==> inputs of v34 <==
==> flow/design.v <==
module mem_registradores(
  input         clk,
  input         w,
  input  [4:0]  dst1,
  input  [4:0]  src1,
  input  [4:0]  src2,
  output [31:0] v1,
  output [31:0] v2,
  input  [31:0] t1);
reg [31:0] memory [31:0];
assign v1 = memory[src1];
assign v2 = memory[src2];
always @(posedge clk) begin
  if (w) begin
    memory[dst1] <= t1;
  end
end
endmodule
module alu(
  input [31:0] v1,
  input [31:0] v2,
  input [4:0]  op,
  output [31:0] alu_out);
reg [31:0] alu_out_reg;
assign alu_out = alu_out_reg;
always @(v1, v2, op) begin
  case(op)
    0: alu_out_reg = v1 + v2;
    1: alu_out_reg = v1 - v2;
    2: alu_out_reg = v1 * v2;
    3: alu_out_reg = v1 << v2;
    4: alu_out_reg = v1 & v2;
    5: alu_out_reg = v1 | v2;
    default: alu_out_reg = 32'd0;
  endcase
end
endmodule
module inst_decoder(
  input [31:0] instruction,
  output b,  
  output w,  
  output [4:0] op,  
  output i,  
  output [4:0] imm,  
  output [4:0] dst1,  
  output [4:0] src1,  
  output [4:0] src2);  
  assign op   = instruction[31:27];
  assign b    = instruction[26];
  assign w    = instruction[25];
  assign i    = instruction[24];
  assign dst1 = instruction[23:19];
  assign src1 = instruction[18:14];
  assign src2 = instruction[13:9];
  assign imm  = instruction[8:4];
endmodule
module processor(
  input clk,
  input rst,
  input [31:0] instruction,
  output [31:0] instruction_addr);
  wire b, w, i;
  wire [4:0] op;
  wire [4:0] imm;
  wire [4:0] dst1;
  wire [4:0] src1;
  wire [4:0] src2;
  wire [31:0] alu_out;
  wire [31:0] t1;
  wire [31:0] v1;
  wire [31:0] v2;
  assign t1 = i ? alu_out : imm;
  reg [31:0] pc;
  assign instruction_addr = pc;
  always @(posedge clk) begin
    if (rst)
      pc <= 0;
    else if (b)
      pc <= pc + t1;
    else
      pc <= pc + 1;
  end
  mem_registradores R(
    clk,
    w,
    dst1,
    src1,
    src2,
    v1,
    v2,
    t1);
  alu A(
    v1,
    v2,
    op,
    alu_out);
  inst_decoder D(
    instruction, 
    b, 
    w, 
    op, 
    i, 
    imm, 
    dst1, 
    src1, 
    src2);
  endmodule
==> flow/run.sh <==
#!/bin/bash
# the make line also repeats each setting of config.mk as NAME=value (left out here)
make -C /OpenROAD-flow-scripts/flow DESIGN_CONFIG=/design/flow/config.mk WORK_HOME=/design/flow/orfs CLKGATE_MAP_FILE= finish
==> flow/config.mk <==
export PLATFORM = sky130hd
export DESIGN_NAME = processor
export DESIGN_NICKNAME = processor
export VERILOG_FILES = /design/flow/design.v
export SDC_FILE = /design/flow/constraint.sdc
export NUM_CORES = 4
export LEC_CHECK = 0
export CAP_MARGIN = 10
export CELL_PAD_IN_SITES_GLOBAL_PLACEMENT = 0
export CORE_MARGIN = 2
export CORE_UTILIZATION = 66
export CTS_CLUSTER_SIZE = 44
export MAX_ROUTING_LAYER = met5
export SLEW_MARGIN = 20
==> flow/constraint.sdc <==
create_clock -name core_clock -period 6.82 [get_ports {clk}]
set_input_delay 1.3640 -clock core_clock [delete_from_list [all_inputs] [get_ports {clk}]]
set_output_delay 1.3640 -clock core_clock [all_outputs]
set_load 0.01 [all_outputs]
==> v27: changes against v34 <==
Settings changed: CAP_MARGIN 10 to 20, CELL_PAD_IN_SITES_GLOBAL_PLACEMENT 0 to not set, CORE_UTILIZATION 66 to 27, CTS_CLUSTER_SIZE 44 to not set, MAX_ROUTING_LAYER met5 to not set, PLACE_DENSITY set to 0.6.
==> flow/constraint.sdc (replaced) <==
create_clock -name core_clock -period 12.3 [get_ports {clk}]
set_input_delay 2.4600 -clock core_clock [delete_from_list [all_inputs] [get_ports {clk}]]
set_output_delay 2.4600 -clock core_clock [all_outputs]
set_load 0.01 [all_outputs]
==> v13: changes against v34 <==
Settings changed: ABC_AREA set to 1, CAP_MARGIN 10 to 40, CELL_PAD_IN_SITES_DETAIL_PLACEMENT set to 2, CELL_PAD_IN_SITES_GLOBAL_PLACEMENT 0 to not set, CORE_UTILIZATION 66 to 24, CTS_CLUSTER_DIAMETER set to 290, CTS_CLUSTER_SIZE 44 to 16, MAX_ROUTING_LAYER met5 to met4.
==> flow/constraint.sdc (replaced) <==
create_clock -name core_clock -period 12.5 [get_ports {clk}]
set_input_delay 2.5000 -clock core_clock [delete_from_list [all_inputs] [get_ports {clk}]]
set_output_delay 2.5000 -clock core_clock [all_outputs]
set_load 0.01 [all_outputs]
==> v30: changes against v34 <==
Settings changed: CAP_MARGIN 10 to 20, CELL_PAD_IN_SITES_GLOBAL_PLACEMENT 0 to not set, CORE_UTILIZATION 66 to 64, CTS_CLUSTER_SIZE 44 to not set, MAX_ROUTING_LAYER met5 to not set.
==> flow/constraint.sdc (replaced) <==
create_clock -name core_clock -period 9.05 [get_ports {clk}]
set_input_delay 1.8100 -clock core_clock [delete_from_list [all_inputs] [get_ports {clk}]]
set_output_delay 1.8100 -clock core_clock [all_outputs]
set_load 0.01 [all_outputs]
==> notes <==
v13 completed and failed the layout checks on max-capacitance violations, max-slew violations, negative setup slack. v30 completed and failed the layout checks on negative setup slack. v34 finished but failed the layout checks on negative setup slack. v27 produced a clean layout.
Worst setup slack: v27 > v30 > v13 > v34.
Against v30, the clock-buffer cell count of v34 is lower by 8.
Via count: v27 < v30 < v34 < v13.
Of v34 and v27, v34 has the higher wire length (gap 11%, measured against v27).
Clock skew, lowest first: v27, v30, v13, v34.
Between v30 and v27, the lower design area is in v27 (gap about 2.5%, measured against v27).
In area after synthesis, v30 and v27 do not differ.


==> inputs of v23 <==
Starts from the design.v that is shown in full above.
export LEC_CHECK = 0
export ABC_AREA = 1
export CAP_MARGIN = 20
export CORE_ASPECT_RATIO = 1.31
export CORE_MARGIN = 2
export CORE_UTILIZATION = 72
export CTS_CLUSTER_SIZE = 98
export PLACE_DENSITY = 0.6
export SLEW_MARGIN = 20
create_clock -name core_clock -period 5.69 [get_ports {clk}]
run.sh (not shown) runs the stock make flow with config.mk's settings and CLKGATE_MAP_FILE=.
==> v7 (differences from v23) <==
- ABC_AREA: 1 -> not set
- CORE_ASPECT_RATIO: 1.31 -> not set
- CORE_UTILIZATION: 72 -> 59
- CTS_CLUSTER_SIZE: 98 -> not set
- MAX_ROUTING_LAYER: not set -> met4
==> flow/constraint.sdc (replaced) <==
create_clock -name core_clock -period 8.75 [get_ports {clk}]
set_input_delay 1.7500 -clock core_clock [delete_from_list [all_inputs] [get_ports {clk}]]
set_output_delay 1.7500 -clock core_clock [all_outputs]
set_load 0.01 [all_outputs]
==> flow_metrics.env <==
# physical design summary
export IMPL_post_place_worst_slack_ns=-5.69
export IMPL_gr_total_overflow=3025
export IMPL_post_synth_main_area_contributors="sky130_fd_sc_hd__edfxtp_1, sky130_fd_sc_hd__nand2_1, sky130_fd_sc_hd__fa_1"
export IMPL_die_x_um=286
export IMPL_failed_stage="5_1_grt"
export IMPL_run_stop_error="[ERROR GRT-0116] Global routing finished with congestion. Check the congestion regions in the DRC Viewer."
export IMPL_outcome="did not finish"
export IMPL_grt_met1_usage_pct=91.7
export IMPL_grt_usage_pct=95.1
export IMPL_postSynthCellCount=9185
[end of results for v23]
==> flow_metrics.env <==
# implementation run metrics
export IMPL_finalSetupViolCount=728
export IMPL_gr_total_overflow=0
export IMPL_grt_usage_pct=44.9
export IMPL_so_violations="negative setup slack"
export IMPL_post_place_worst_slack_ns=-3.77
export IMPL_outcome="failed layout checks"
export IMPL_setup_slack_ns=-2.38
[end of results for v7]


==> run F <==
Starts from the design.v that is shown in full above.
Settings: LEC_CHECK=0, CAP_MARGIN=20, CORE_MARGIN=2, CORE_UTILIZATION=66, CTS_CLUSTER_SIZE=58, SLEW_MARGIN=20; clock period 7.12 ns.
==> run M: changes against run F <==
Settings changed: CORE_UTILIZATION 66 to 70, CTS_CLUSTER_SIZE 58 to 36.
==> flow/constraint.sdc (replaced) <==
create_clock -name core_clock -period 10.7 [get_ports {clk}]
set_input_delay 2.1400 -clock core_clock [delete_from_list [all_inputs] [get_ports {clk}]]
set_output_delay 2.1400 -clock core_clock [all_outputs]
set_load 0.01 [all_outputs]
==> run G: changes against run F <==
Settings changed: CORE_UTILIZATION 66 to 64, CTS_CLUSTER_SIZE 58 to not set.
==> flow/constraint.sdc (replaced) <==
create_clock -name core_clock -period 8.36 [get_ports {clk}]
set_input_delay 1.6720 -clock core_clock [delete_from_list [all_inputs] [get_ports {clk}]]
set_output_delay 1.6720 -clock core_clock [all_outputs]
set_load 0.01 [all_outputs]
==> run Y: changes against run F <==
Settings changed: CORE_UTILIZATION 66 to 70, CTS_CLUSTER_SIZE 58 to 36, MAX_ROUTING_LAYER set to met4, PLACE_DENSITY set to 0.64.
==> flow/constraint.sdc (replaced) <==
create_clock -name core_clock -period 8.77 [get_ports {clk}]
set_input_delay 1.7540 -clock core_clock [delete_from_list [all_inputs] [get_ports {clk}]]
set_output_delay 1.7540 -clock core_clock [all_outputs]
set_load 0.01 [all_outputs]
==> comparison <==
In run M the die area is lower than in run G, by 8.5%. Core utilization, highest first: run M, run F, run G. In flip-flop count, run F and run G do not differ. The highest critical path depth belongs to run M, the lowest to run F. Run M completed, yet does not pass: negative setup slack. Run G completed and failed the layout checks on negative setup slack. Run Y failed in global routing on GRT-0232. Run F finished with negative setup slack left.


==> job 5409 <==
Starts from the design.v that is shown in full above.
clock: 12.3 ns
lec_check: 0
cap_margin: 20
core_margin: 2
core_utilization: 40
place_density: 0.6
slew_margin: 20
==> inputs of job 6052, as changes to job 5409 <==
- CORE_UTILIZATION: 40 -> 72
- HOLD_SLACK_MARGIN: not set -> -0.09
- MAX_ROUTING_LAYER: not set -> met4
- PLACE_DENSITY: 0.6 -> not set
- SETUP_SLACK_MARGIN: not set -> -0.42
- TNS_END_PERCENT: not set -> 40
==> flow/constraint.sdc (replaced) <==
create_clock -name core_clock -period 6.9 [get_ports {clk}]
set_input_delay 1.3800 -clock core_clock [delete_from_list [all_inputs] [get_ports {clk}]]
set_output_delay 1.3800 -clock core_clock [all_outputs]
set_load 0.01 [all_outputs]
==> notes <==
Job 6052 stopped in 5_1_grt. Job 5409 produced a clean layout. In job 5409 the die area is larger than in job 6052, by 79%. In synthesized cell count, job 6052 and job 5409 do not differ. In synthesized area, job 5409 and job 6052 do not differ.
==> figures <==
	job 5409	job 6052
Overall chip area	179000 µm²	100000 µm²
Status	timing/DRC/antenna clean	did not finish
Stage where the flow stopped	-	5_1_grt
Instance area at placement	80600 µm²	81300 µm²
Die Wd	423 µm	316 µm
Row count	153	114
HPWL after detailed placement	178000 µm	204000 µm
Count of cells resized by post-cts repair	3	198
Placed Instances	8125	7377
Setup bufs post-CTS	0	43
Fp util	0.404	0.727
Vert. Die Dim	423 µm	316 µm
